## design.v

```verilog
module SME(clk,reset,chardata,isstring,ispattern,valid,match,match_index);
  input clk;
  input reset;
  input [7:0] chardata;
  input isstring;
  input ispattern;
  output match;
  output [4:0] match_index;
  output valid;
  reg match;
  reg [4:0] match_index;
  reg valid;
  reg [7:0] string_data [31:0];
  reg [5:0] string_length;
  reg [7:0] pattern_data [7:0];
  reg [3:0] pattern_length;
  reg [1:0] state;
  reg [5:0] string_counter;
  reg [3:0] pattern_counter;
  reg fresh;             
  reg [5:0] head;        
  reg star_seen;         
  reg [3:0] star_pattern;  
  reg [5:0] star_string;   
  parameter DATA_READ   = 0;
  parameter FIND_HEAD   = 1;
  parameter CHECK_DATA  = 2;
  parameter DATA_OUT    = 3;
  always@(*) valid <= (state == DATA_OUT);
  wire anchored = (pattern_data[0] == "^");
  wire [7:0] pchar = pattern_data[pattern_counter[2:0]];
  wire [7:0] schar = string_data[string_counter[4:0]];
  wire [7:0] prev_char = string_data[head[4:0] - 5'd1];
  wire at_end = (string_counter >= string_length);
  always @(posedge clk or posedge reset) begin
    if(reset)begin
      state <= DATA_READ;
      string_length <= 0;
      pattern_length <= 0;
      match_index <= 0;
      match <= 0;
      fresh <= 1;
      head <= 0;
      star_seen <= 0;
    end
    else begin
      case(state)
        DATA_READ:begin
          if(isstring)begin
            if(fresh)begin
              string_length <= 1;
              string_data[0] <= chardata;
            end
            else begin
              string_length <= string_length + 1;
              string_data[string_length[4:0]] <= chardata;
            end
            pattern_length <= 0;
            fresh <= 0;
          end
          else if(ispattern)begin
            pattern_length <= pattern_length + 1;
            pattern_data[pattern_length[2:0]] <= chardata;
            fresh <= 0;
          end
          else if(pattern_length != 0)begin
            state <= FIND_HEAD;
            head <= 0;
          end
        end
        FIND_HEAD:begin
          if(head >= string_length)begin
            state <= DATA_OUT;
            match <= 0;
            match_index <= 0;
          end
          else if(anchored && head != 0 && prev_char != " ")begin
            head <= head + 1;
          end
          else begin
            state <= CHECK_DATA;
            string_counter <= head;
            pattern_counter <= anchored ? 4'd1 : 4'd0;
            star_seen <= 0;
          end
        end
        CHECK_DATA:begin
          if(pattern_counter >= pattern_length)begin  
            state <= DATA_OUT;
            match <= 1;
            match_index <= head[4:0];
          end
          else if(pchar == "*")begin
            star_seen <= 1;
            star_pattern <= pattern_counter + 1;
            star_string <= string_counter;
            pattern_counter <= pattern_counter + 1;
          end
          else if(pchar == "$" && at_end)begin
            pattern_counter <= pattern_counter + 1;
          end
          else if(!at_end && ( schar == pchar || pchar == "."
                              || (pchar == "$" && schar == " ") ))begin
            string_counter <= string_counter + 1;
            pattern_counter <= pattern_counter + 1;
          end
          else if(star_seen && star_string < string_length)begin
            star_string <= star_string + 1;
            string_counter <= star_string + 1;
            pattern_counter <= star_pattern;
          end
          else begin
            state <= FIND_HEAD;
            head <= head + 1;
          end
        end
        DATA_OUT:begin
          match <= 0;
          match_index <= 0;
          fresh <= 1;
          pattern_length <= 0;
          state <= DATA_READ;
          if(isstring)begin
            string_length <= 1;
            string_data[0] <= chardata;
            fresh <= 0;
          end
          else if(ispattern)begin
            pattern_length <= 1;
            pattern_data[0] <= chardata;
            fresh <= 0;
          end
        end
        default begin
          state <= DATA_READ;
        end
      endcase
    end
  end
endmodule
```

## run.sh

```bash
#!/bin/bash
# the make line also repeats each setting of config.mk as NAME=value (left out here)
make -C /OpenROAD-flow-scripts/flow DESIGN_CONFIG=/design/flow/config.mk WORK_HOME=/design/flow/orfs CLKGATE_MAP_FILE= finish
```

## constraint.sdc

```tcl
create_clock -name core_clock -period 1.85 [get_ports {clk}]
set_input_delay 0.3700 -clock core_clock [delete_from_list [all_inputs] [get_ports {clk}]]
set_output_delay 0.3700 -clock core_clock [all_outputs]
set_load 0.01 [all_outputs]
```

## config.mk

```make
export PLATFORM = sky130hd
export DESIGN_NAME = SME
export DESIGN_NICKNAME = SME
export VERILOG_FILES = /design/flow/design.v
export SDC_FILE = /design/flow/constraint.sdc
export NUM_CORES = 4
export LEC_CHECK = 0
export CAP_MARGIN = 10
export CORE_MARGIN = 2
export CORE_UTILIZATION = 72
export CTS_CLUSTER_DIAMETER = 91
export CTS_CLUSTER_SIZE = 72
export PLACE_DENSITY = 0.41
export SETUP_SLACK_MARGIN = -0.17
export SLEW_MARGIN = 20
```

==> metrics.csv, run 1 <==
stage,metric,value,unit
yosys,area_leaders,"edfxtp_1 (53%), dfrtp_1 (3.4%), ha_1 (3.4%)",
yosys,yosysUniqueCellTypes,94,
yosys,synthArstFlopShare,0.0761,
yosys,syn_area_per_cell,11.8,um^2
yosys,ys_seq_share,0.566,
floorplanning,io_pins,19,
yosys,ys_area,0.0193,mm^2
yosys,fp_nets,1701,
status,lastStage,clock tree synthesis (4_1_cts),
floorplanning,row_count,59,
yosys,synth_top_area_share,0.529,
status,status,stopped before the end,
yosys,yosys_cells,1637,
placement,routabilityCongestion,1.44,
yosys,topCombFamilyByArea,AND-OR/OR-AND gates,
yosys,synthCells,1637,
yosys,ff_type,edfxtp_1,
yosys,synth_flops,368,
floorplanning,core_area,0.0262,mm^2
yosys,synth-edff-count,340,
yosys,yosys.area_share.aoi,0.171,
floorplanning,core_util_floorplan,0.736,
floorplanning,die_area,0.0281,mm^2
placement,io_buffer_count,18,
placement,dpl_cell_area,0.0242,mm^2
yosys,mux_share,0.0533,
status,firstError,[ERROR DPL-0033] detailed placement checks failed during check placement.,
yosys,yosysTopAreaCell,edfxtp_1,
placement,hpwl,64.3,mm
yosys,ys_warn_count,3,
yosys,synthXorXnorAreaFrac,0.00545,
yosys,synth_area,0.0193,mm^2
yosys,synth_top_cell_by_count,edfxtp_1,
yosys,adder_share,0.0337,
floorplanning,die_x,168,um
placement,place_inst,2430,
yosys,yosys-top-cells-count,"edfxtp_1 (340), nand2_1 (109), nor2_1 (92)",
yosys,yosys.area_share.simple,0.138,
floorplanning,die_height,168,um
-- through the flow --
| stage | hold WS, ns | setup slack (ns) |
|---|---|---|
| floorplan | 0.469 | -2.53 |
| global placement | 0.461 | -2.46 |
| detailed placement | 0.469 | -2.76 |
==> inputs of run 2 (changes only) <==
Settings changed: CAP_MARGIN 10 to 20, CORE_UTILIZATION 72 to 68, CTS_CLUSTER_DIAMETER 91 to unset, CTS_CLUSTER_SIZE 72 to 38, PLACE_DENSITY 0.41 to unset, SETUP_SLACK_MARGIN -0.17 to -0.14.
Clock period 1.85 ns to 4.38 ns, I/O delays scaled along.
==> metrics.csv, run 2 <==
stage,metric,value,unit
cts,clock_path_buffers,3,
worst_setup_path,crit_start,string_counter[1]$_DFFE_PP_,
yosys,ff_type,edfxtp_1,
finish,syn_to_final_growth,15.7,%
floorplanning,row_count,61,
worst_setup_path,worstSetupPathType,flip-flop to flip-flop,
yosys,mux_share,0.0533,
global_route,grt_start_max_net_pins,41,
sta,final-setup-viol-count,31,
placement,hpwl,56.4,mm
yosys,synth_flops,368,
worst_hold_path,hp-class,flip-flop to flip-flop,
yosys,topCombFamilyByArea,AND-OR/OR-AND gates,
power_and_ir_drop,p_sw_frac,0.328,
worst_setup_path,cp-start-kind,flip-flop,
cts,clk_latency,0.56,ns
yosys,synth_top_area_share,0.529,
cts,cts_tree,yes,
routing,routed_wl,80.1,mm
yosys,ys_warn_count,3,
power_and_ir_drop,power_frac_comb,0.273,
worst_setup_path,crit_slowest_cell,o32ai_1,
routing,num_vias,17700,
sta,fin_worst_skew,0.0197,ns
floorplanning,core_util_floorplan,0.693,
floorplanning,die_area,0.0297,mm^2
cts,htree_levels,2,
yosys,area_leaders,"edfxtp_1 (53%), dfrtp_1 (3.4%), ha_1 (3.4%)",
worst_setup_path,crit_required,4.84,ns
worst_setup_path,path_common_cell,buf_4,
job,openroad.warnings,50,
floorplanning,die_x,172,um
worst_setup_path,cp_num_buf_inv,5,
power_and_ir_drop,p_sw,3340,uW
yosys,adder_share,0.0337,
finish,nNetsFinal,1831,
routing,routedWlPerCell,36.8,um
global_route,grt_pass1_vias,16400,
global_route,grt_pass1_wl,112,mm
sta,max_freq,216,MHz
power_and_ir_drop,p_clk,3320,uW
sta,finalCritPeriodShare,1.06,
sta,hold_slack,0.481,ns
sta,setup_ws,-0.257,ns
placement,routabilityCongestion,1.27,
power_and_ir_drop,vdd_drop_max,0.437,mV
yosys,yosysTopAreaCell,edfxtp_1,
worst_setup_path,rrSetupSlack,-0.26,ns
power_and_ir_drop,powerDensity,457,mW/mm^2
cts,cts_buffers,37,
yosys,fp_nets,1701,
worst_setup_path,ff2ff_path_depth,17,
sta,hold_violations,0,
status,so.violations,negative setup slack,
sta,slew_violations,0,
worst_setup_path,endpoint,head[3]$_DFFE_PP0P_,
floorplanning,die_height,172,um
floorplanning,io_pins,19,
yosys,yosys.area_share.simple,0.138,
sta,relSlewSlack,0.292,
sta,rsz0062_at_grt,true,
yosys,synth_top_cell_by_count,edfxtp_1,
placement,io_buffer_count,18,
worst_setup_path,cp.arrival,5.10,ns
yosys,synthArstFlopShare,0.0761,
worst_setup_path,r2r_end,head[3]$_DFFE_PP0P_,
yosys,synth_area,0.0193,mm^2
power_and_ir_drop,seq_power_share,0.402,
yosys,synthXorXnorAreaFrac,0.00545,
power_and_ir_drop,p_seq,4100,uW
routing,firstDrtPassIters,22,
sta,period_needed,4.64,ns
routing,drtIter0Drc,4592,
routing,ant_nets,0,
cts,clk_pin_slew,0.07,ns
worst_setup_path,path_depth,17,
routing,drc,0,
power_and_ir_drop,clkPwrFrac,0.325,
job,drv_cap,0,
power_and_ir_drop,p_leak,0.00796,uW
cts,root_buffer,clkbuf_16,
finish,n_fill_cell,1624,
worst_hold_path,min_to,match$_DFFE_PP0P_,
worst_setup_path,critPathMaxStageDelay,0.75,ns
worst_setup_path,crit_path_end_kind,flip-flop,
global_route,antenna_found_initial,3,
yosys,ys_area,0.0193,mm^2
global_route,grt_use_total,0.539,
yosys,syn_area_per_cell,11.8,um^2
global_route,grt_remaining_overflow,0,
yosys,synth-edff-count,340,
finish,fin_util,0.801,
yosys,synthCells,1637,
worst_setup_path,timing.rr.start,string_counter[1]$_DFFE_PP_,
yosys,yosys_cells,1637,
cts,cts_hold_buffers,0,
worst_setup_path,critPathMaxFanout,13,
sta,worst_pin_slew,1.06,ns
power_and_ir_drop,power.largest_group,sequential cells,
yosys,yosys.area_share.aoi,0.171,
worst_setup_path,path_cells,inv_1 > ha_2 > buf_6 > nand2_1 > o32ai_1 > nor3_1 > nand3_1 > o22ai_1 > xnor2_1 > nor4b_4 > buf_4 > a2111oi_4 > buf_4 > o211ai_2 > buf_4 > or4_1 > o21ai_1,
yosys,yosysUniqueCellTypes,94,
power_and_ir_drop,internal_power,6850,uW
worst_setup_path,path_delay_family,AND-OR/OR-AND gates,
yosys,yosys-top-cells-count,"edfxtp_1 (340), nand2_1 (109), nor2_1 (92)",
floorplanning,core_area,0.0279,mm^2
status,status,finished with violations,
power_and_ir_drop,p_comb,2780,uW
cts,cts_num_sinks,368,
worst_hold_path,hold_depth,1,
power_and_ir_drop,p_total,10200,uW
routing,via_per_inst,8.15,
worst_hold_path,hold_path.startpoint,match$_DFFE_PP0P_,
yosys,ys_seq_share,0.566,
[run 2: per-stage QoR]
stage	setup TNS (ns)	setup slack (ns)	cells	area, um^2
CTS	-1.55	-0.125	2164	22100
floorplan	-0.946	-0.134	1637	19300
detailed placement	-11.95	-0.515	2095	20800
finish	-4.58	-0.257	2177	22300
global placement	-7.29	-0.365	2095	20800
global route	-6.52	-0.346	2175	22300
[run 2: cell type report]
cell class                 count  area (um^2)  share of cell area
antenna                        4         10.0            0.000449
clock buffer                  46          981              0.0440
clock inverter                21          262              0.0117
inverter                      42          158             0.00707
multi-input combinational   1120         7900               0.354
sequential                   368        10900               0.489
tap                          378          473              0.0212
timing repair buffer         198         1620              0.0725
[run 2: routing by layer]
metal  wire length (um)  share of wire  global-route usage  up-vias
met5                455         0.0057              0.0783        -
met4               6980          0.087               0.298       16
met3              14800           0.18               0.295      660
met2              31200           0.39               0.739     2106
met1              26700           0.33               0.671     8212
li1                   -              -                   -     6740
[run 2: what timing repair did]
| item | in CTS | in global routing |
|---|---|---|
| gates cloned | 0 | 0 |
| setup endpoints to repair | 34 | 31 |
| resized | 3 | 23 |
| setup buffers | 2 | 9 |
| pin swaps | 3 | 8 |
==> inputs of run 3 (changes only) <==
Settings changed: ABC_AREA set to 1, CELL_PAD_IN_SITES_GLOBAL_PLACEMENT set to 3, CORE_MARGIN 2 to 8, CORE_UTILIZATION 68 to 40, CTS_CLUSTER_SIZE 38 to unset, SETUP_SLACK_MARGIN -0.14 to unset, SLEW_MARGIN 20 to 35, TNS_END_PERCENT set to 25.
Clock period 4.38 ns to 6.2 ns, I/O delays scaled along.
==> metrics.csv, run 3 <==
stage,metric,value,unit
status,status,finished clean,
worst_setup_path,crit_required,6.43,ns
power_and_ir_drop,vdd_drop_max,0.237,mV
floorplanning,core_area,0.0490,mm^2
global_route,antenna_found_initial,0,
power_and_ir_drop,p_leak,0.00902,uW
power_and_ir_drop,internal_power,4850,uW
cts,cts_num_sinks,368,
yosys,yosys.area_share.simple,0.326,
global_route,grt_pass1_vias,16000,
floorplanning,die_area,0.0569,mm^2
cts,clock_path_buffers,3,
power_and_ir_drop,power_frac_comb,0.254,
cts,postCtsSetupRepairBufs,0,
sta,rsz0062_at_grt,false,
yosys,syn_area_per_cell,8.91,um^2
cts,htree_levels,2,
yosys,topCombFamilyByArea,simple AND/OR/NAND/NOR gates,
routing,num_vias,16500,
global_route,grt_pass1_wl,116,mm
worst_setup_path,endpoint,pattern_counter[1]$_SDFFCE_PN0P_,
power_and_ir_drop,powerDensity,339,mW/mm^2
floorplanning,die_height,239,um
worst_setup_path,crit_path_end_kind,flip-flop,
power_and_ir_drop,seq_power_share,0.386,
worst_setup_path,path_common_cell,nor2_1,
yosys,yosysUniqueCellTypes,51,
yosys,synthXorXnorAreaFrac,0.00398,
yosys,yosys_cells,2224,
power_and_ir_drop,clkPwrFrac,0.360,
cts,cts_hold_buffers,0,
power_and_ir_drop,power.largest_group,sequential cells,
routing,via_per_inst,5.62,
yosys,fp_nets,2288,
worst_hold_path,hp-class,flip-flop to flip-flop,
floorplanning,die_x,239,um
cts,clk_pin_slew,0.06,ns
yosys,yosys-top-cells-count,"nand2_1 (668), edfxtp_1 (340), nor2_1 (291)",
finish,fin_util,0.451,
sta,max_freq,182,MHz
yosys,yosysTopAreaCell,edfxtp_1,
yosys,ys_warn_count,3,
routing,drc,0,
sta,slew_violations,0,
worst_hold_path,hold_depth,2,
yosys,synth_area,0.0198,mm^2
worst_setup_path,ff2ff_path_depth,17,
sta,final-setup-viol-count,0,
floorplanning,core_util_floorplan,0.405,
sta,setup_tns,0,ns
yosys,synth_top_cell_by_count,nand2_1,
cts,cts_buffers,44,
worst_setup_path,worstSetupPathType,flip-flop to flip-flop,
power_and_ir_drop,p_seq,2890,uW
routing,firstDrtPassIters,6,
yosys,yosys.area_share.aoi,0.0258,
sta,finalCritPeriodShare,0.886,
yosys,area_leaders,"edfxtp_1 (52%), nand2_1 (13%), nand3_1 (7.1%)",
worst_setup_path,path_delay_family,simple AND/OR/NAND/NOR gates,
worst_setup_path,critPathMaxStageDelay,0.77,ns
power_and_ir_drop,p_comb,1900,uW
yosys,ys_seq_share,0.551,
sta,fin_worst_skew,0.0189,ns
yosys,synth_top_area_share,0.515,
worst_setup_path,crit_slowest_cell,clkinv_2,
global_route,grt_remaining_overflow,0,
cts,clk_latency,0.58,ns
sta,period_needed,5.49,ns
worst_setup_path,timing.rr.start,head[0]$_DFFE_PP0P_,
job,openroad.warnings,49,
worst_setup_path,path_depth,17,
routing,drtIter0Drc,1903,
routing,ant_nets,0,
routing,routedWlPerCell,27.6,um
cts,cts_tree,yes,
worst_setup_path,path_cells,inv_1 > ha_1 > nand3_1 > nand2_4 > clkinv_2 > buf_4 > nor2_1 > nor2_1 > nand2_1 > nor2_1 > nand3_1 > nand3_1 > nor2_1 > nand2_1 > nand3_1 > nand4_1 > nor2_1,
worst_setup_path,cp_num_buf_inv,3,
worst_setup_path,rrSetupSlack,0.71,ns
finish,syn_to_final_growth,11.3,%
power_and_ir_drop,p_sw_frac,0.351,
sta,hold_violations,0,
cts,root_buffer,clkbuf_16,
sta,hold_slack,0.520,ns
yosys,synthArstFlopShare,0.0761,
floorplanning,row_count,81,
power_and_ir_drop,p_sw,2620,uW
worst_setup_path,cp.arrival,5.73,ns
worst_setup_path,r2r_end,pattern_counter[1]$_SDFFCE_PN0P_,
power_and_ir_drop,p_clk,2690,uW
yosys,ys_area,0.0198,mm^2
yosys,ff_type,edfxtp_1,
power_and_ir_drop,p_total,7480,uW
yosys,mux_share,0,
yosys,synth_flops,368,
worst_setup_path,crit_start,head[0]$_DFFE_PP0P_,
cts,post_cts_resized,0,
job,drv_cap,0,
yosys,synthCells,2224,
global_route,grt_use_total,0.283,
yosys,synth-edff-count,340,
worst_hold_path,hold_path.startpoint,star_seen$_DFFE_PP0P_,
floorplanning,io_pins,19,
worst_setup_path,critPathMaxFanout,44,
routing,antenna_cells,0,
worst_setup_path,cp-start-kind,flip-flop,
global_route,grt_start_max_net_pins,45,
placement,hpwl,59.6,mm
placement,io_buffer_count,18,
placement,routabilityCongestion,0.953,
sta,worst_pin_slew,0.904,ns
routing,routed_wl,81.2,mm
yosys,adder_share,0.0328,
worst_hold_path,min_to,star_seen$_DFFE_PP0P_,
finish,nNetsFinal,2311,
sta,relSlewSlack,0.394,
==> run 3: cell type report <==
cell class                 count  area [um^2]
fill                        4856        26900
sequential                   368        10900
multi-input combinational   1589         7740
clock buffer                  52         1150
tap                          664          831
inverter                     198          758
timing repair buffer          46          360
clock inverter                25          308
==> run 3: routing by layer <==
| layer | track usage | wire length (um) | vias up |
|---|---|---|---|
| met5 | 0 | 0 | - |
| met4 | 0.134 | 4160 | 0 |
| met3 | 0.0398 | 5960 | 151 |
| li1 | - | - | 7544 |
| met1 | 0.383 | 34300 | 8102 |
| met2 | 0.445 | 36800 | 731 |
==> run 3: through the flow <==
| stage | instances | setup WS [ns] | area, um^2 |
|---|---|---|---|
| after floorplan | 2224 | 2.96 | 19800 |
| after global placement | 2865 | 0.840 | 20600 |
| after detailed placement | 2865 | 0.889 | 20600 |
| after CTS | 2942 | 0.866 | 22000 |
| after global routing | 2942 | 0.504 | 22100 |
| final | 2942 | 0.705 | 22100 |
==> inputs of run 4 (changes only) <==
Settings changed: ABC_AREA 1 to unset, CELL_PAD_IN_SITES_GLOBAL_PLACEMENT 3 to unset, CORE_MARGIN 8 to 2, CORE_UTILIZATION 40 to 66, CTS_CLUSTER_SIZE set to 31, SLEW_MARGIN 35 to 20, TNS_END_PERCENT 25 to unset.
Clock period 6.2 ns to 4.72 ns, I/O delays scaled along.
==> metrics.csv, run 4 <==
stage,metric,value,unit
cts,clk_pin_slew,0.06,ns
routing,firstDrtPassIters,12,
cts,clk_latency,0.54,ns
yosys,yosys_cells,1637,
status,so.violations,negative setup slack,
cts,htree_levels,2,
sta,final-setup-viol-count,12,
sta,setup_ws,-0.0715,ns
floorplanning,core_area,0.0288,mm^2
yosys,yosys.area_share.aoi,0.171,
worst_setup_path,crit_slowest_cell,nor3_1,
placement,routabilityCongestion,1.22,
yosys,yosysUniqueCellTypes,94,
routing,drtIter0Drc,4369,
sta,hold_slack,0.474,ns
global_route,grt_start_max_net_pins,41,
sta,relSlewSlack,0.221,
yosys,fp_nets,1701,
yosys,synth_top_area_share,0.529,
power_and_ir_drop,seq_power_share,0.413,
placement,dp_slack,-0.127,ns
power_and_ir_drop,power_frac_comb,0.265,
power_and_ir_drop,powerDensity,421,mW/mm^2
yosys,synthXorXnorAreaFrac,0.00545,
job,openroad.warnings,50,
yosys,synth_flops,368,
yosys,area_leaders,"edfxtp_1 (53%), dfrtp_1 (3.4%), ha_1 (3.4%)",
cts,clock_path_buffers,3,
yosys,yosysTopAreaCell,edfxtp_1,
floorplanning,die_height,175,um
global_route,grt_use_total,0.536,
placement,dpl_cell_area,0.0206,mm^2
global_route,grt_pass1_vias,16400,
yosys,synthCells,1637,
worst_hold_path,hold_depth,1,
worst_setup_path,endpoint,pattern_counter[0]$_DFFE_PP_,
yosys,topCombFamilyByArea,AND-OR/OR-AND gates,
placement,hpwl,58.7,mm
sta,setup_tns,-0.401,ns
worst_setup_path,path_cells,inv_1 > ha_1 > buf_4 > nand2_1 > o32ai_2 > nor3_1 > nand3_1 > o22ai_1 > xnor2_1 > nor4b_4 > a211oi_2 > nor2_4 > nor3_1 > a211oi_1 > buf_4,
worst_hold_path,hp-class,flip-flop to flip-flop,
finish,design_area,0.0219,mm^2
sta,slew_violations,0,
power_and_ir_drop,vdd_drop_max,0.530,mV
cts,cts_tree,yes,
power_and_ir_drop,p_sw_frac,0.333,
sta,max_freq,209,MHz
worst_setup_path,worstSetupPathType,flip-flop to flip-flop,
floorplanning,die_x,175,um
power_and_ir_drop,p_leak,0.00774,uW
job,drv_cap,0,
finish,syn_to_final_growth,13.5,%
worst_setup_path,rrSetupSlack,-0.07,ns
worst_setup_path,r2r_end,pattern_counter[0]$_DFFE_PP_,
routing,ant_nets,0,
status,status,finished with violations,
routing,routed_wl,82.2,mm
routing,num_vias,17700,
finish,nNetsFinal,1793,
worst_setup_path,cp-start-kind,flip-flop,
yosys,adder_share,0.0337,
cts,root_buffer,clkbuf_16,
yosys,ys_warn_count,3,
yosys,synth_top_cell_by_count,edfxtp_1,
worst_setup_path,ff2ff_path_depth,15,
yosys,synth-edff-count,340,
floorplanning,row_count,62,
power_and_ir_drop,clkPwrFrac,0.322,
worst_setup_path,cp_num_buf_inv,3,
worst_setup_path,crit_path_end_kind,flip-flop,
worst_hold_path,min_to,match$_DFFE_PP0P_,
yosys,syn_area_per_cell,11.8,um^2
floorplanning,die_area,0.0306,mm^2
power_and_ir_drop,p_seq,3810,uW
worst_setup_path,crit_required,4.98,ns
worst_hold_path,hold_path.startpoint,match$_DFFE_PP0P_,
yosys,ys_seq_share,0.566,
yosys,synthArstFlopShare,0.0761,
power_and_ir_drop,p_clk,2970,uW
worst_setup_path,timing.rr.start,string_counter[1]$_DFFE_PP_,
routing,via_per_inst,8.26,
power_and_ir_drop,p_sw,3070,uW
worst_setup_path,critPathMaxStageDelay,0.70,ns
yosys,mux_share,0.0533,
yosys,ff_type,edfxtp_1,
power_and_ir_drop,p_comb,2450,uW
sta,worst_pin_slew,1.17,ns
sta,fin_worst_skew,0.0146,ns
yosys,yosys.area_share.simple,0.138,
worst_setup_path,cp.arrival,5.05,ns
routing,routedWlPerCell,38.4,um
worst_setup_path,path_depth,15,
placement,io_buffer_count,18,
cts,cts_buffers,38,
finish,fin_util,0.761,
yosys,yosys-top-cells-count,"edfxtp_1 (340), nand2_1 (109), nor2_1 (92)",
power_and_ir_drop,internal_power,6150,uW
worst_setup_path,crit_start,string_counter[1]$_DFFE_PP_,
global_route,grt_pass1_wl,116,mm
routing,drc,0,
yosys,ys_area,0.0193,mm^2
sta,finalCritPeriodShare,1.02,
cts,cts_num_sinks,368,
floorplanning,io_pins,19,
global_route,antenna_found_initial,7,
power_and_ir_drop,power.largest_group,sequential cells,
worst_setup_path,path_delay_family,simple AND/OR/NAND/NOR gates,
sta,rsz0062_at_grt,false,
floorplanning,core_util_floorplan,0.670,
sta,period_needed,4.79,ns
global_route,grt_remaining_overflow,0,
yosys,synth_area,0.0193,mm^2
sta,hold_violations,0,
worst_setup_path,critPathMaxFanout,18,
## run 4: timing repair
action	4_1_cts	5_1_grt
setup buffers	1	5
gates resized	5	16
endpoints found under the setup margin	14	27
hold buffers	0	0
pin swaps	0	4
## run 4: stage by stage
stage               instances  power [uW]
finish                   2143        9220
global route             2141        9340
CTS                      2136        8970
detailed placement       2067        6070
global placement         2067        6000
floorplan                1637        5140
## run 4: area by class of cell
type / count / area, um^2
sequential: 368 / 10900
multi-input combinational: 1120 / 7860
fill: 1763 / 6880
timing repair buffer: 159 / 1300
clock buffer: 44 / 995
tap: 384 / 480
clock inverter: 24 / 191
inverter: 42 / 158
antenna: 2 / 5.00
## run 4: per-layer routing
| metal | global-route usage | vias to the layer above | share of wire |
|---|---|---|---|
| met2 | 0.748 | 2139 | 0.40 |
| met5 | 0 | - | 0.0014 |
| li1 | - | 6661 | - |
| met3 | 0.255 | 583 | 0.19 |
| met4 | 0.289 | 8 | 0.085 |
| met1 | 0.692 | 8303 | 0.33 |
==> inputs of run 5 (changes only) <==
Settings changed: CORE_UTILIZATION 66 to 40, CTS_CLUSTER_SIZE 31 to unset, SETUP_SLACK_MARGIN set to -0.48.
Clock period 4.72 ns to 5.78 ns, I/O delays scaled along.
==> metrics.csv, run 5 <==
stage,metric,value,unit
worst_setup_path,worstSetupPathType,flip-flop to flip-flop,
yosys,fp_nets,1701,
finish,n_fill_cell,4405,
power_and_ir_drop,p_seq,3120,uW
power_and_ir_drop,power_frac_comb,0.244,
sta,fin_worst_skew,0.0235,ns
cts,clk_latency,0.59,ns
sta,max_freq,191,MHz
job,drv_cap,0,
placement,io_buffer_count,18,
floorplanning,core_area,0.0476,mm^2
yosys,ys_area,0.0193,mm^2
yosys,yosys.area_share.simple,0.138,
worst_setup_path,path_cells,inv_1 > ha_1 > nor3_1 > and3_1 > nor4_1 > o2111ai_1 > o221a_2 > nor4_1 > nor4b_4 > a211oi_2 > nor2_4 > nor3_1 > a211oi_1 > buf_4,
global_route,antenna_found_initial,5,
worst_setup_path,crit_slowest_cell,ha_1,
worst_setup_path,path_delay_family,simple AND/OR/NAND/NOR gates,
routing,routedWlPerCell,36.5,um
floorplanning,io_pins,19,
job,openroad.warnings,47,
yosys,yosys.area_share.aoi,0.171,
power_and_ir_drop,power.largest_group,sequential cells,
routing,ant_nets,0,
power_and_ir_drop,clkPwrFrac,0.334,
worst_setup_path,timing.rr.start,string_counter[0]$_DFFE_PP_,
yosys,synth_flops,368,
power_and_ir_drop,p_leak,0.00735,uW
status,status,finished clean,
yosys,synth_area,0.0193,mm^2
floorplanning,row_count,80,
worst_setup_path,critPathMaxFanout,19,
worst_setup_path,endpoint,pattern_counter[1]$_SDFFCE_PN0P_,
routing,highest_layer,met5,
routing,dr_wl_met2,35.2,mm
power_and_ir_drop,p_sw_frac,0.330,
worst_setup_path,cp.arrival,5.52,ns
global_route,grt_pass1_vias,14700,
sta,hold_slack,0.481,ns
cts,postCtsSetupRepairBufs,0,
sta,worst_pin_slew,1.20,ns
yosys,topCombFamilyByArea,AND-OR/OR-AND gates,
yosys,synth_top_cell_by_count,edfxtp_1,
routing,firstDrtPassIters,9,
sta,relSlewSlack,0.199,
yosys,synth-edff-count,340,
cts,cts_buffers,40,
yosys,area_leaders,"edfxtp_1 (53%), dfrtp_1 (3.4%), ha_1 (3.4%)",
sta,final-setup-viol-count,0,
worst_hold_path,hp-class,flip-flop to flip-flop,
worst_setup_path,cp-start-kind,flip-flop,
cts,htree_levels,2,
yosys,ff_type,edfxtp_1,
yosys,adder_share,0.0337,
routing,drtIter0Drc,2668,
sta,setup_tns,0,ns
yosys,synthXorXnorAreaFrac,0.00545,
yosys,ys_warn_count,3,
cts,cts_tree,yes,
worst_setup_path,cp_num_buf_inv,2,
placement,routabilityCongestion,1.05,
cts,cts_num_sinks,368,
global_route,grt_start_max_net_pins,45,
worst_setup_path,r2r_end,pattern_counter[1]$_SDFFCE_PN0P_,
floorplanning,die_height,224,um
power_and_ir_drop,seq_power_share,0.422,
sta,period_needed,5.24,ns
global_route,grt_remaining_overflow,0,
yosys,ys_seq_share,0.566,
routing,dr_wl_met3,9.77,mm
yosys,mux_share,0.0533,
worst_setup_path,critPathMaxStageDelay,0.96,ns
finish,nNetsFinal,1720,
yosys,synthCells,1637,
finish,syn_to_final_growth,11.5,%
worst_setup_path,ff2ff_path_depth,14,
cts,post_cts_resized,0,
yosys,synthArstFlopShare,0.0761,
floorplanning,core_util_floorplan,0.405,
finish,regArea,0.0109,mm^2
sta,slew_violations,0,
placement,hpwl,61.5,mm
yosys,yosys-top-cells-count,"edfxtp_1 (340), nand2_1 (109), nor2_1 (92)",
yosys,syn_area_per_cell,11.8,um^2
floorplanning,die_x,224,um
power_and_ir_drop,powerDensity,343,mW/mm^2
global_route,grt_use_total,0.332,
sta,finalCritPeriodShare,0.907,
global_route,grt_pass1_wl,116,mm
sta,hold_violations,0,
routing,drc,0,
yosys,synth_top_area_share,0.529,
yosys,yosysUniqueCellTypes,94,
power_and_ir_drop,p_clk,2470,uW
cts,cts_hold_buffers,0,
finish,area.combinational,0.00778,mm^2
routing,num_vias,16000,
cts,clock_path_buffers,3,
routing,routed_wl,83.9,mm
floorplanning,die_area,0.0500,mm^2
cts,root_buffer,clkbuf_16,
worst_setup_path,rrSetupSlack,0.54,ns
power_and_ir_drop,vdd_drop_max,0.177,mV
worst_setup_path,path_depth,14,
power_and_ir_drop,p_total,7390,uW
routing,wl_met1,34.0,mm
worst_setup_path,crit_required,6.06,ns
yosys,yosys_cells,1637,
power_and_ir_drop,p_sw,2440,uW
cts,clk_pin_slew,0.06,ns
worst_setup_path,crit_start,string_counter[0]$_DFFE_PP_,
worst_hold_path,hold_path.startpoint,match$_DFFE_PP0P_,
worst_hold_path,min_to,match$_DFFE_PP0P_,
yosys,yosysTopAreaCell,edfxtp_1,
worst_hold_path,hold_depth,1,
power_and_ir_drop,p_comb,1800,uW
power_and_ir_drop,internal_power,4950,uW
sta,rsz0062_at_grt,false,
worst_setup_path,crit_path_end_kind,flip-flop,
routing,via_per_inst,6.94,
## run 5: layer usage
layer  GRT usage  up-vias
li1            -     6508
met1       0.470     7976
met3      0.0756      267
met2       0.480     1202
met4       0.164        4
met5           0        -
## run 5: final cells by class
| class | count | area share |
|---|---|---|
| diodes | 2 | 0.000233 |
| inverters | 42 | 0.00733 |
| flip-flops and latches | 368 | 0.507 |
| well taps | 615 | 0.0358 |
| repair buffers | 84 | 0.0319 |
| multi-input cells | 1120 | 0.361 |
| clock buffers | 46 | 0.0476 |
| clock inverters | 22 | 0.00855 |
## run 5: through the flow
step,instance area (um^2),util,cells,worst slack [ns]
3_3_place_gp,20300,0.426,2229,0.705
4_1_cts,21500,0.451,2297,0.633
3_5_place_dp,20300,0.426,2229,0.642
6_report,21500,0.452,2299,0.540
5_1_grt,21500,0.452,2297,0.238
2_1_floorplan,19300,-,1637,0.858
==> inputs of run 6 (changes only) <==
Settings changed: CORE_UTILIZATION 40 to 70, CTS_CLUSTER_SIZE set to 31, SETUP_SLACK_MARGIN -0.48 to 1.15.
Clock period 5.78 ns to 4.02 ns, I/O delays scaled along.
==> metrics.csv, run 6 <==
stage,metric,value,unit
status,status,stopped before the end,
status,lastStage,global routing (5_1_grt),
status,firstError,[ERROR GRT-0232] Routing congestion too high. Check the congestion heatmap in the GUI.,
cts,htree_levels,2,
floorplanning,die_x,170,um
yosys,yosysTopAreaCell,edfxtp_1,
yosys,yosys_cells,1637,
yosys,ys_seq_share,0.566,
yosys,syn_area_per_cell,11.8,um^2
yosys,fp_nets,1701,
global_route,grt_use_total,0.657,
floorplanning,core_area,0.0270,mm^2
cts,root_buffer,clkbuf_16,
yosys,ys_warn_count,3,
floorplanning,io_pins,19,
yosys,adder_share,0.0337,
placement,io_buffer_count,18,
yosys,yosys.area_share.simple,0.138,
placement,routabilityCongestion,1.45,
yosys,synth_area,0.0193,mm^2
yosys,topCombFamilyByArea,AND-OR/OR-AND gates,
yosys,synth_top_cell_by_count,edfxtp_1,
yosys,area_leaders,"edfxtp_1 (53%), dfrtp_1 (3.4%), ha_1 (3.4%)",
yosys,mux_share,0.0533,
cts,clock_path_buffers,3,
cts,cts_num_sinks,368,
yosys,yosys-top-cells-count,"edfxtp_1 (340), nand2_1 (109), nor2_1 (92)",
yosys,yosys.area_share.aoi,0.171,
yosys,ff_type,edfxtp_1,
floorplanning,row_count,60,
floorplanning,die_height,170,um
yosys,synthArstFlopShare,0.0761,
floorplanning,die_area,0.0289,mm^2
yosys,synthXorXnorAreaFrac,0.00545,
yosys,yosysUniqueCellTypes,94,
yosys,synthCells,1637,
cts,cts_hold_buffers,0,
yosys,synth_top_area_share,0.529,
global_route,grt_remaining_overflow,4,
yosys,ys_area,0.0193,mm^2
yosys,synth_flops,368,
placement,hpwl,54.9,mm
cts,cts_buffers,37,
yosys,synth-edff-count,340,
floorplanning,core_util_floorplan,0.714,
==> run 6: stage by stage <==
step | hold WS [ns] | instances | setup slack (ns) | instance area (um^2) | power [uW]
after CTS | 0.477 | 2228 | -0.148 | 23400 | 11000
after floorplan | 0.474 | 1637 | -0.356 | 19600 | 6120
after global placement | 0.458 | 2153 | -0.341 | 21700 | 7320
after detailed placement | 0.465 | 2153 | -0.448 | 21700 | 7400
==> run 6: repair_timing <==
action                     CTS
setup endpoints to repair   45
pin swaps                   42
buffers inserted             9
resized                     84
gates cloned                 1
==> run 6: layer usage <==
layer / GRT usage / overflow
met5: 0.374 / 0
met1: 0.702 / 0
met3: 0.486 / 1
met4: 0.536 / 0
met2: 0.824 / 3
==> inputs of run 7 (changes only) <==
Settings changed: CAP_MARGIN 20 to 5, CORE_UTILIZATION 70 to 66, CTS_CLUSTER_SIZE 31 to 32, SETUP_SLACK_MARGIN 1.15 to 1.14.
Clock period 4.02 ns to 4.45 ns, I/O delays scaled along.
==> metrics.csv, run 7 <==
stage,metric,value,unit
floorplanning,core_util_floorplan,0.670,
power_and_ir_drop,internal_power,6750,uW
sta,relSlewSlack,0.206,
finish,nNetsFinal,1860,
yosys,ys_warn_count,3,
power_and_ir_drop,p_comb,2960,uW
worst_setup_path,cp_num_buf_inv,2,
yosys,yosys.area_share.simple,0.138,
worst_setup_path,r2r_end,string_counter[4]$_DFFE_PP_,
cts,cts_num_sinks,368,
routing,drc,0,
yosys,synth_top_area_share,0.529,
worst_setup_path,crit_required,4.80,ns
floorplanning,row_count,62,
yosys,adder_share,0.0337,
sta,setup_ws,-0.0519,ns
finish,design_area,0.0232,mm^2
sta,rsz0062_at_grt,true,
global_route,grt_start_max_net_pins,41,
routing,drtIter0Drc,4801,
sta,worst_pin_slew,1.19,ns
placement,routabilityCongestion,1.24,
sta,hold_slack,0.483,ns
power_and_ir_drop,p_clk,3110,uW
worst_setup_path,crit_path_end_kind,flip-flop,
global_route,grt_pass1_vias,16500,
worst_setup_path,timing.rr.start,string_counter[0]$_DFFE_PP_,
worst_setup_path,worstSetupPathType,flip-flop to flip-flop,
cts,htree_levels,2,
worst_hold_path,min_to,match$_DFFE_PP0P_,
yosys,synth_top_cell_by_count,edfxtp_1,
cts,cts_hold_buffers,0,
job,openroad.warnings,55,
floorplanning,die_area,0.0306,mm^2
yosys,syn_area_per_cell,11.8,um^2
global_route,antenna_found_initial,8,
sta,final-setup-viol-count,1,
sta,period_needed,4.50,ns
floorplanning,die_x,175,um
power_and_ir_drop,power.largest_group,sequential cells,
yosys,yosys-top-cells-count,"edfxtp_1 (340), nand2_1 (109), nor2_1 (92)",
yosys,synth_flops,368,
sta,fin_worst_skew,0.0290,ns
worst_setup_path,crit_start,string_counter[0]$_DFFE_PP_,
yosys,yosys_cells,1637,
power_and_ir_drop,p_sw,3350,uW
routing,routedWlPerCell,36.8,um
worst_hold_path,hp-class,flip-flop to flip-flop,
worst_setup_path,cp.arrival,4.85,ns
yosys,synthXorXnorAreaFrac,0.00545,
worst_setup_path,path_depth,15,
power_and_ir_drop,p_seq,4030,uW
worst_setup_path,rrSetupSlack,-0.05,ns
worst_setup_path,ff2ff_path_depth,15,
yosys,yosys.area_share.aoi,0.171,
cts,cts_buffers,37,
power_and_ir_drop,p_total,10100,uW
sta,slew_violations,0,
cts,clock_path_buffers,3,
yosys,ys_seq_share,0.566,
global_route,grt_pass1_wl,114,mm
floorplanning,die_height,175,um
yosys,ys_area,0.0193,mm^2
placement,io_buffer_count,18,
routing,via_per_inst,8.19,
routing,ant_nets,0,
yosys,synthArstFlopShare,0.0761,
sta,finalCritPeriodShare,1.01,
cts,clk_latency,0.54,ns
worst_hold_path,hold_path.startpoint,match$_DFFE_PP0P_,
worst_setup_path,path_common_cell,ha_4,
power_and_ir_drop,p_leak,0.00824,uW
placement,hpwl,56.1,mm
yosys,yosysTopAreaCell,edfxtp_1,
yosys,synth_area,0.0193,mm^2
power_and_ir_drop,clkPwrFrac,0.308,
sta,hold_violations,0,
power_and_ir_drop,power_frac_comb,0.293,
global_route,grt_remaining_overflow,0,
worst_setup_path,path_cells,ha_4 > and3_4 > ha_4 > a22oi_1 > buf_4 > o221ai_1 > a2111o_1 > or2_2 > o2bb2ai_1 > a2111oi_4 > a211oi_4 > nor2_4 > buf_6 > mux2_4 > mux2i_1,
yosys,ff_type,edfxtp_1,
cts,clk_pin_slew,0.07,ns
power_and_ir_drop,seq_power_share,0.399,
yosys,mux_share,0.0533,
yosys,synthCells,1637,
job,drv_cap,0,
worst_setup_path,endpoint,string_counter[4]$_DFFE_PP_,
worst_setup_path,critPathMaxFanout,7,
worst_setup_path,critPathMaxStageDelay,0.55,ns
power_and_ir_drop,vdd_drop_max,0.468,mV
power_and_ir_drop,p_sw_frac,0.331,
power_and_ir_drop,powerDensity,436,mW/mm^2
routing,num_vias,18100,
worst_setup_path,crit_slowest_cell,edfxtp_1,
yosys,fp_nets,1701,
status,status,finished with violations,
yosys,yosysUniqueCellTypes,94,
yosys,synth-edff-count,340,
floorplanning,core_area,0.0288,mm^2
worst_setup_path,cp-start-kind,flip-flop,
yosys,topCombFamilyByArea,AND-OR/OR-AND gates,
worst_hold_path,hold_depth,1,
yosys,area_leaders,"edfxtp_1 (53%), dfrtp_1 (3.4%), ha_1 (3.4%)",
routing,routed_wl,81.4,mm
worst_setup_path,path_delay_family,AND-OR/OR-AND gates,
finish,syn_to_final_growth,20.1,%
sta,max_freq,222,MHz
floorplanning,io_pins,19,
cts,root_buffer,clkbuf_16,
routing,firstDrtPassIters,20,
cts,cts_tree,yes,
global_route,grt_use_total,0.522,
status,so.violations,negative setup slack,
placement,dpl_cell_area,0.0210,mm^2
==> run 7: timing repair <==
action | in CTS | in global routing
pin swaps | 38 | 16
cloned | 2 | 0
hold endpoints to repair | 0 | 0
gates resized | 66 | 58
setup endpoints to repair | 39 | 40
setup buffers | 27 | 14
==> run 7: through the flow <==
step           setup slack [ns]  utilization  TNS, ns  cells
3_5_place_dp             -0.154        0.731    -1.63   2098
2_1_floorplan            0.0745            -        0   1637
6_report                -0.0519        0.805  -0.0519   2210
5_1_grt                  -0.118        0.805   -0.696   2206
4_1_cts                   0.330        0.790        0   2191
3_3_place_gp            -0.0398        0.731   -0.298   2098
==> run 7: layer usage <==
metal | routed length [um] | part of all wire | track usage
met2 | 31600 | 0.39 | 0.711
met4 | 6970 | 0.086 | 0.266
met5 | 335 | 0.0041 | 0.0288
met3 | 15500 | 0.19 | 0.286
met1 | 27000 | 0.33 | 0.669
==> run 7: cell type report <==
class / instances / area (um^2)
sequential: 368 / 10900
multi-input combinational: 1120 / 8450
fill: 1625 / 5610
timing repair buffer: 227 / 1990
clock buffer: 47 / 995
tap: 384 / 480
clock inverter: 17 / 165
inverter: 42 / 165
antenna: 5 / 12.5
==> inputs of run 8 (changes only) <==
Settings changed: ABC_AREA set to 1, CAP_MARGIN 5 to 20, CELL_PAD_IN_SITES_DETAIL_PLACEMENT set to 1, CELL_PAD_IN_SITES_GLOBAL_PLACEMENT set to 1, CORE_ASPECT_RATIO set to 0.83, CORE_UTILIZATION 66 to 40, CTS_CLUSTER_SIZE 32 to unset, SETUP_SLACK_MARGIN 1.14 to unset.
Clock period 4.45 ns to 6.2 ns, I/O delays scaled along.
==> metrics.csv, run 8 <==
stage,metric,value,unit
status,status,finished clean,
cts,clock_path_buffers,3,
worst_setup_path,path_delay_family,simple AND/OR/NAND/NOR gates,
placement,dp_slack,1.50,ns
worst_setup_path,critPathMaxFanout,13,
worst_hold_path,min_to,star_seen$_DFFE_PP0P_,
yosys,synthArstFlopShare,0.0761,
yosys,topCombFamilyByArea,simple AND/OR/NAND/NOR gates,
cts,htree_levels,2,
sta,final-setup-viol-count,0,
worst_setup_path,cp-start-kind,flip-flop,
cts,postCtsSetupRepairBufs,0,
power_and_ir_drop,p_seq,2890,uW
yosys,synthXorXnorAreaFrac,0.00398,
yosys,synth-edff-count,340,
finish,syn_to_final_growth,10.7,%
placement,hpwl,60.1,mm
worst_setup_path,crit_path_end_kind,flip-flop,
worst_setup_path,crit_slowest_cell,edfxtp_1,
yosys,synth_area,0.0198,mm^2
yosys,ys_area,0.0198,mm^2
floorplanning,io_pins,19,
cts,post_cts_resized,0,
worst_setup_path,path_depth,21,
yosys,synthCells,2224,
worst_setup_path,endpoint,pattern_counter[3]$_SDFFCE_PN0P_,
routing,ant_nets,0,
sta,setup_tns,0,ns
sta,slew_violations,0,
floorplanning,die_area,0.0513,mm^2
routing,drtIter0Drc,1643,
worst_setup_path,r2r_end,pattern_counter[3]$_SDFFCE_PN0P_,
sta,setup_ws,1.33,ns
global_route,grt_use_total,0.329,
cts,cts_buffers,42,
yosys,ys_seq_share,0.551,
routing,firstDrtPassIters,5,
yosys,synth_flops,368,
worst_hold_path,hp-class,flip-flop to flip-flop,
sta,hold_violations,0,
cts,cts_hold_buffers,0,
global_route,grt_pass1_wl,120,mm
yosys,ff_type,edfxtp_1,
yosys,fp_nets,2288,
cts,cts_tree,yes,
routing,num_vias,16800,
worst_setup_path,crit_start,string_counter[2]$_DFFE_PP_,
yosys,mux_share,0,
yosys,ys_warn_count,3,
routing,routedWlPerCell,28.5,um
worst_setup_path,cp_num_buf_inv,1,
global_route,grt_remaining_overflow,0,
yosys,yosysUniqueCellTypes,51,
yosys,area_leaders,"edfxtp_1 (52%), nand2_1 (13%), nand3_1 (7.1%)",
worst_setup_path,cp.arrival,5.12,ns
sta,period_needed,4.87,ns
yosys,yosysTopAreaCell,edfxtp_1,
power_and_ir_drop,internal_power,4820,uW
routing,via_per_inst,5.76,
worst_setup_path,critPathMaxStageDelay,1.09,ns
worst_setup_path,crit_required,6.45,ns
yosys,yosys.area_share.aoi,0.0258,
finish,nNetsFinal,2306,
power_and_ir_drop,clkPwrFrac,0.356,
yosys,yosys.area_share.simple,0.326,
power_and_ir_drop,power.largest_group,sequential cells,
worst_setup_path,rrSetupSlack,1.33,ns
worst_setup_path,path_cells,nand2_4 > nor2_1 > ha_1 > nand2_1 > nand2_1 > inv_1 > nand2_1 > nor2_1 > nand2_1 > nor2_1 > nand3_1 > nand3_1 > nand2_1 > nand3_1 > nor2_1 > nand2_1 > nand2_2 > nand2_2 > nand3_1 > nor2_1 > nor2_1,
global_route,grt_pass1_vias,16900,
worst_setup_path,timing.rr.start,string_counter[2]$_DFFE_PP_,
cts,clk_latency,0.59,ns
worst_setup_path,worstSetupPathType,flip-flop to flip-flop,
floorplanning,core_area,0.0491,mm^2
placement,io_buffer_count,18,
cts,cts_num_sinks,368,
power_and_ir_drop,p_comb,1930,uW
power_and_ir_drop,p_leak,0.00897,uW
cts,clk_pin_slew,0.06,ns
routing,routed_wl,83.1,mm
routing,drc,0,
power_and_ir_drop,p_clk,2660,uW
power_and_ir_drop,p_sw,2660,uW
yosys,synth_top_area_share,0.515,
job,openroad.warnings,47,
yosys,yosys_cells,2224,
sta,fin_worst_skew,0.0189,ns
global_route,antenna_found_initial,2,
power_and_ir_drop,p_sw_frac,0.356,
floorplanning,die_x,248,um
power_and_ir_drop,seq_power_share,0.386,
yosys,yosys-top-cells-count,"nand2_1 (668), edfxtp_1 (340), nor2_1 (291)",
sta,relSlewSlack,0.238,
cts,root_buffer,clkbuf_16,
yosys,synth_top_cell_by_count,nand2_1,
power_and_ir_drop,vdd_drop_max,0.233,mV
placement,routabilityCongestion,0.981,
yosys,syn_area_per_cell,8.91,um^2
floorplanning,die_height,207,um
sta,max_freq,205,MHz
job,drv_cap,0,
global_route,grt_start_max_net_pins,55,
yosys,adder_share,0.0328,
sta,finalCritPeriodShare,0.785,
worst_hold_path,hold_depth,2,
power_and_ir_drop,power_frac_comb,0.258,
sta,rsz0062_at_grt,false,
floorplanning,core_util_floorplan,0.404,
worst_hold_path,hold_path.startpoint,star_seen$_DFFE_PP0P_,
power_and_ir_drop,powerDensity,341,mW/mm^2
sta,worst_pin_slew,1.14,ns
floorplanning,row_count,74,
worst_setup_path,ff2ff_path_depth,21,
## run 8: final cells by class
cell class / instances / area [um^2]
Antenna cell: 1 / 2.50
Clock buffer: 53 / 1090
Clock inverter: 20 / 314
Fill cell: 5727 / 27100
Inverter: 198 / 757
Multi-Input combinational cell: 1589 / 7720
Sequential cell: 368 / 10900
Tap cell: 646 / 808
Timing Repair Buffer: 43 / 328
## run 8: per-stage QoR
| step | cell area (um^2) | utilization | cells | hold WS (ns) | power [uW] |
|---|---|---|---|---|---|
| final | 21900 | 0.447 | 2918 | 0.503 | 7490 |
| after CTS | 21900 | 0.447 | 2917 | 0.510 | 7470 |
| after floorplan | 19800 | - | 2224 | 0.459 | 4110 |
| after global placement | 20500 | 0.418 | 2844 | 0.479 | 4790 |
| after global routing | 21900 | 0.447 | 2917 | 0.552 | 7750 |
| after detailed placement | 20500 | 0.418 | 2844 | 0.494 | 4820 |
## run 8: routing by layer
metal / part of all wire / GRT usage
met4: 0.040 / 0.125
met1: 0.44 / 0.457
met3: 0.087 / 0.0720
met2: 0.44 / 0.502
met5: 0.00017 / 0
==> inputs of run 9 (changes only) <==
Settings changed: ABC_AREA 1 to 0, CAP_MARGIN 20 to 35, CELL_PAD_IN_SITES_DETAIL_PLACEMENT 1 to 0, CELL_PAD_IN_SITES_GLOBAL_PLACEMENT 1 to 2, CORE_ASPECT_RATIO 0.83 to 0.52, CORE_MARGIN 2 to 3, CORE_UTILIZATION 40 to 21, CTS_CLUSTER_SIZE set to 73, GPL_ROUTABILITY_DRIVEN set to 0, GPL_TIMING_DRIVEN set to 1, HOLD_SLACK_MARGIN set to -0.0, MAX_ROUTING_LAYER set to met4, MIN_ROUTING_LAYER set to met1, PLACE_DENSITY set to 0.48, SETUP_SLACK_MARGIN set to 0.8, SLEW_MARGIN 20 to 30, TNS_END_PERCENT set to 10.
Clock period 6.2 ns to 5.78 ns, I/O delays scaled along.
==> metrics.csv, run 9 <==
stage,metric,value,unit
sta,relSlewSlack,0.233,
yosys,fp_nets,1701,
placement,place_inst,2883,
worst_setup_path,path_cells,inv_1 > ha_1 > or3b_2 > o22ai_1 > nor4_1 > nand4_1 > o21ai_0 > xnor2_1 > nor4b_4 > a2111oi_4 > buf_4 > o211ai_2 > buf_4 > or4_1 > o21ai_1,
routing,ant_nets,0,
sta,finalCritPeriodShare,0.861,
yosys,area_leaders,"edfxtp_1 (53%), dfrtp_1 (3.4%), ha_1 (3.4%)",
yosys,yosysUniqueCellTypes,94,
floorplanning,die_x,426,um
cts,cts_tree,yes,
worst_setup_path,r2r_end,head[3]$_DFFE_PP0P_,
routing,firstDrtPassIters,6,
worst_setup_path,path_common_cell,buf_4,
worst_setup_path,crit_start,string_counter[1]$_DFFE_PP_,
cts,cts_hold_buffers,0,
yosys,adder_share,0.0337,
yosys,synth_area,0.0193,mm^2
yosys,synthXorXnorAreaFrac,0.00545,
finish,final-instance-count-excl-fill,2982,
power_and_ir_drop,power.largest_group,sequential cells,
yosys,ys_area,0.0193,mm^2
worst_setup_path,rrSetupSlack,0.81,ns
global_route,antenna_found_initial,8,
floorplanning,row_count,79,
power_and_ir_drop,p_clk,2680,uW
worst_setup_path,path_depth,15,
sta,hold_violations,0,
yosys,synth_top_area_share,0.529,
floorplanning,die_height,225,um
power_and_ir_drop,internal_power,5160,uW
yosys,mux_share,0.0533,
worst_hold_path,hold_depth,1,
floorplanning,core_area,0.0902,mm^2
global_route,grt_remaining_overflow,0,
finish,nNetsFinal,1790,
global_route,grt_use_total,0.229,
worst_setup_path,critPathMaxFanout,10,
worst_setup_path,ff2ff_path_depth,15,
yosys,topCombFamilyByArea,AND-OR/OR-AND gates,
routing,via_per_inst,5.60,
routing,num_vias,16700,
worst_setup_path,crit_slowest_cell,or3b_2,
floorplanning,io_pins,19,
finish,syn_to_final_growth,19.7,%
sta,final-setup-viol-count,0,
sta,period_needed,4.97,ns
finish,n_fill_cell,9477,
sta,slew_violations,0,
worst_setup_path,endpoint,head[3]$_DFFE_PP0P_,
yosys,synth-edff-count,340,
global_route,grt_start_max_net_pins,41,
power_and_ir_drop,powerDensity,345,mW/mm^2
cts,cts_num_sinks,368,
yosys,synthCells,1637,
worst_setup_path,cp.arrival,5.48,ns
power_and_ir_drop,p_comb,2180,uW
yosys,synthArstFlopShare,0.0761,
power_and_ir_drop,seq_power_share,0.390,
placement,io_buffer_count,18,
yosys,ys_warn_count,3,
floorplanning,core_util_floorplan,0.214,
worst_setup_path,critPathMaxStageDelay,0.65,ns
sta,setup_tns,0,ns
yosys,synth_top_cell_by_count,edfxtp_1,
global_route,grt_pass1_vias,15100,
sta,fin_worst_skew,0.0313,ns
sta,max_freq,201,MHz
yosys,yosys.area_share.aoi,0.171,
power_and_ir_drop,vdd_drop_max,0.188,mV
yosys,ff_type,edfxtp_1,
status,status,finished clean,
job,drv_cap,0,
worst_setup_path,timing.rr.start,string_counter[1]$_DFFE_PP_,
worst_hold_path,min_to,match$_DFFE_PP0P_,
routing,drtIter0Drc,2636,
power_and_ir_drop,p_sw,2810,uW
power_and_ir_drop,power_frac_comb,0.274,
power_and_ir_drop,clkPwrFrac,0.336,
cts,clk_pin_slew,0.06,ns
floorplanning,die_area,0.0957,mm^2
yosys,yosys_cells,1637,
worst_setup_path,worstSetupPathType,flip-flop to flip-flop,
routing,drc,0,
routing,routed_wl,109,mm
yosys,yosys-top-cells-count,"edfxtp_1 (340), nand2_1 (109), nor2_1 (92)",
yosys,ys_seq_share,0.566,
yosys,synth_flops,368,
worst_hold_path,hp-class,flip-flop to flip-flop,
cts,htree_levels,2,
global_route,grt_pass1_wl,144,mm
worst_setup_path,crit_required,6.29,ns
worst_hold_path,hold_path.startpoint,match$_DFFE_PP0P_,
placement,hpwl,84.5,mm
cts,cts_buffers,39,
worst_setup_path,path_delay_family,AND-OR/OR-AND gates,
cts,root_buffer,clkbuf_16,
yosys,yosys.area_share.simple,0.138,
power_and_ir_drop,p_leak,0.00781,uW
yosys,syn_area_per_cell,11.8,um^2
job,openroad.warnings,49,
routing,routedWlPerCell,36.7,um
sta,worst_pin_slew,1.14,ns
worst_setup_path,cp_num_buf_inv,3,
worst_setup_path,cp-start-kind,flip-flop,
yosys,yosysTopAreaCell,edfxtp_1,
cts,clock_path_buffers,3,
worst_setup_path,crit_path_end_kind,flip-flop,
power_and_ir_drop,p_sw_frac,0.352,
sta,rsz0062_at_grt,true,
cts,clk_latency,0.61,ns
power_and_ir_drop,p_seq,3110,uW
run 9: metal layers:
| layer | share of wire | track usage |
|---|---|---|
| met1 | 0.51 | 0.360 |
| met2 | 0.32 | 0.234 |
| met3 | 0.16 | 0.140 |
| met4 | 0.0085 | 0.0212 |
| met5 | 0 | - |
run 9: metrics by stage:
| stage | utilization | power (uW) | area [um^2] | hold slack [ns] | worst slack [ns] |
|---|---|---|---|---|---|
| final | 0.256 | 7970 | 23100 | 0.494 | 0.806 |
| after global routing | 0.256 | 8210 | 23100 | 0.517 | 0.790 |
| after CTS | 0.253 | 7870 | 22800 | 0.503 | 0.619 |
| after detailed placement | 0.238 | 5180 | 21500 | 0.488 | 0.595 |
| after global placement | 0.238 | 5200 | 21500 | 0.473 | 0.628 |
| after floorplan | - | 4190 | 19300 | 0.472 | 0.858 |
run 9: layout make-up:
class,instances,area [um^2],area share
diodes,10,25.0,0.00108
clock buffers,46,1020,0.0443
clock inverters,26,275,0.0119
inverters,42,158,0.00682
multi-input cells,1120,7940,0.344
flip-flops and latches,368,10900,0.473
well taps,1215,1520,0.0658
repair buffers,155,1250,0.0539
run 9: what timing repair did:
action | 4_1_cts | 5_1_grt
setup buffers | 0 | 12
pin swaps | 0 | 5
resized | 1 | 30
endpoints found under the setup margin | 18 | 35
==> inputs of run 10 (changes only) <==
Settings changed: ABC_AREA 0 to 1, CAP_MARGIN 35 to 20, CELL_PAD_IN_SITES_DETAIL_PLACEMENT 0 to unset, CELL_PAD_IN_SITES_GLOBAL_PLACEMENT 2 to unset, CORE_ASPECT_RATIO 0.52 to unset, CORE_MARGIN 3 to 2, CORE_UTILIZATION 21 to 40, CTS_CLUSTER_SIZE 73 to unset, GPL_ROUTABILITY_DRIVEN 0 to unset, GPL_TIMING_DRIVEN 1 to unset, HOLD_SLACK_MARGIN -0.0 to 0.2, MAX_ROUTING_LAYER met4 to unset, MIN_ROUTING_LAYER met1 to unset, PLACE_DENSITY 0.48 to unset, SETUP_SLACK_MARGIN 0.8 to unset, SLEW_MARGIN 30 to 20, TNS_END_PERCENT 10 to unset.
Clock period 5.78 ns to 6.2 ns, I/O delays scaled along.
==> metrics.csv, run 10 <==
stage,metric,value,unit
status,status,finished clean,
sta,fin_worst_skew,0.0190,ns
power_and_ir_drop,p_leak,0.00892,uW
worst_setup_path,crit_slowest_cell,edfxtp_1,
yosys,synthArstFlopShare,0.0761,
global_route,grt_pass1_vias,15900,
worst_setup_path,cp_num_buf_inv,1,
global_route,grt_remaining_overflow,0,
finish,final-instance-count-excl-fill,2931,
cts,clk_pin_slew,0.06,ns
power_and_ir_drop,p_clk,2490,uW
yosys,yosys.area_share.simple,0.326,
power_and_ir_drop,clkPwrFrac,0.346,
global_route,grt_start_max_net_pins,50,
power_and_ir_drop,p_sw_frac,0.349,
yosys,synth_top_cell_by_count,nand2_1,
worst_hold_path,min_to,star_seen$_DFFE_PP0P_,
worst_setup_path,path_cells,inv_8 > nor2_4 > nand3_1 > nor2_1 > nor2_1 > nand2_1 > nor2_1 > nand3_1 > nand2_1 > nand2_1 > nand3_1 > nor2_1 > nand2_1 > nand2_2 > nand2_2 > nand3_1 > nor2_1 > nor2_1,
placement,io_buffer_count,18,
yosys,synth_flops,368,
yosys,mux_share,0,
placement,routabilityCongestion,0.983,
placement,place_inst,2852,
yosys,synth-edff-count,340,
worst_setup_path,cp-start-kind,flip-flop,
sta,relSlewSlack,0.217,
cts,cts_buffers,43,
worst_setup_path,crit_path_end_kind,flip-flop,
yosys,fp_nets,2288,
yosys,yosys-top-cells-count,"nand2_1 (668), edfxtp_1 (340), nor2_1 (291)",
power_and_ir_drop,p_sw,2520,uW
global_route,grt_pass1_wl,107,mm
global_route,use_met2,0.449,
sta,hold_violations,0,
yosys,yosys_cells,2224,
job,openroad.warnings,47,
cts,clock_path_buffers,3,
routing,drc,0,
cts,root_buffer,clkbuf_16,
global_route,grt_use_total,0.291,
worst_setup_path,timing.rr.start,string_counter[3]$_DFFE_PP_,
worst_hold_path,hp-class,flip-flop to flip-flop,
sta,rsz0062_at_grt,false,
power_and_ir_drop,internal_power,4690,uW
routing,ant_nets,0,
worst_setup_path,endpoint,pattern_counter[2]$_SDFFCE_PN0P_,
sta,worst_pin_slew,1.17,ns
power_and_ir_drop,power_frac_comb,0.254,
sta,period_needed,4.63,ns
yosys,area_leaders,"edfxtp_1 (52%), nand2_1 (13%), nand3_1 (7.1%)",
routing,num_vias,16600,
yosys,adder_share,0.0328,
cts,htree_levels,2,
sta,final-setup-viol-count,0,
yosys,syn_area_per_cell,8.91,um^2
routing,drtIter0Drc,2506,
yosys,synthXorXnorAreaFrac,0.00398,
sta,setup_tns,0,ns
worst_setup_path,path_depth,18,
placement,hpwl,53.1,mm
floorplanning,core_area,0.0490,mm^2
yosys,ys_area,0.0198,mm^2
cts,clk_latency,0.58,ns
yosys,ys_warn_count,3,
sta,slew_violations,0,
yosys,synth_top_area_share,0.515,
cts,cts_num_sinks,368,
worst_setup_path,critPathMaxFanout,24,
worst_setup_path,ff2ff_path_depth,18,
global_route,met3_usage,0.0534,
yosys,topCombFamilyByArea,simple AND/OR/NAND/NOR gates,
global_route,grt_use_met1,0.400,
yosys,yosys.area_share.aoi,0.0258,
worst_setup_path,path_common_cell,nor2_1,
routing,routedWlPerCell,25.2,um
yosys,synth_area,0.0198,mm^2
sta,finalCritPeriodShare,0.747,
yosys,yosysUniqueCellTypes,51,
power_and_ir_drop,vdd_drop_max,0.249,mV
floorplanning,die_x,227,um
yosys,synthCells,2224,
worst_setup_path,worstSetupPathType,flip-flop to flip-flop,
floorplanning,die_area,0.0513,mm^2
power_and_ir_drop,p_comb,1830,uW
power_and_ir_drop,power.largest_group,sequential cells,
cts,cts_hold_buffers,0,
routing,routed_wl,73.9,mm
worst_setup_path,rrSetupSlack,1.57,ns
sta,max_freq,216,MHz
power_and_ir_drop,p_seq,2880,uW
worst_setup_path,path_delay_family,simple AND/OR/NAND/NOR gates,
routing,firstDrtPassIters,6,
cts,cts_tree,yes,
global_route,grt.busiest_layer,met2,
worst_setup_path,crit_required,6.44,ns
power_and_ir_drop,seq_power_share,0.400,
worst_hold_path,hold_path.startpoint,star_seen$_DFFE_PP0P_,
job,drv_cap,0,
floorplanning,row_count,81,
worst_setup_path,cp.arrival,4.88,ns
worst_setup_path,r2r_end,pattern_counter[2]$_SDFFCE_PN0P_,
yosys,ys_seq_share,0.551,
floorplanning,die_height,227,um
floorplanning,core_util_floorplan,0.405,
cts,post_cts_resized,0,
finish,nNetsFinal,2298,
worst_setup_path,critPathMaxStageDelay,0.90,ns
global_route,antenna_found_initial,3,
cts,postCtsSetupRepairBufs,0,
routing,via_per_inst,5.67,
worst_setup_path,crit_start,string_counter[3]$_DFFE_PP_,
worst_hold_path,hold_depth,2,
finish,syn_to_final_growth,10.3,%
power_and_ir_drop,powerDensity,330,mW/mm^2
yosys,ff_type,edfxtp_1,
yosys,yosysTopAreaCell,edfxtp_1,
floorplanning,io_pins,19,
## run 10: layer usage
metal  up-vias  routed length, um
met5         -                 13
met4         2               3590
met3       183               6960
met2       972              32800
met1      7943              30600
li1       7516                  -
## run 10: cell type report
class | instances | area (um^2)
fill | 4766 | 27100
antenna | 1 | 2.50
inverter | 198 | 757
tap | 664 | 831
clock buffer | 57 | 1170
multi-input combinational | 1589 | 7720
clock inverter | 20 | 190
sequential | 368 | 10900
timing repair buffer | 34 | 285
## run 10: per-stage QoR
step	cell area (um^2)	hold WS (ns)	setup WS [ns]	power (uW)	util
after floorplan	19800	0.459	2.96	4110	-
after CTS	21800	0.499	1.73	7180	0.446
after detailed placement	20500	0.485	1.71	4700	0.418
after global placement	20500	0.480	1.79	4690	0.418
final	21900	0.497	1.57	7200	0.447
after global routing	21900	0.521	1.34	7470	0.447
No activity file was given, so power comes from the tool's default toggle rates.
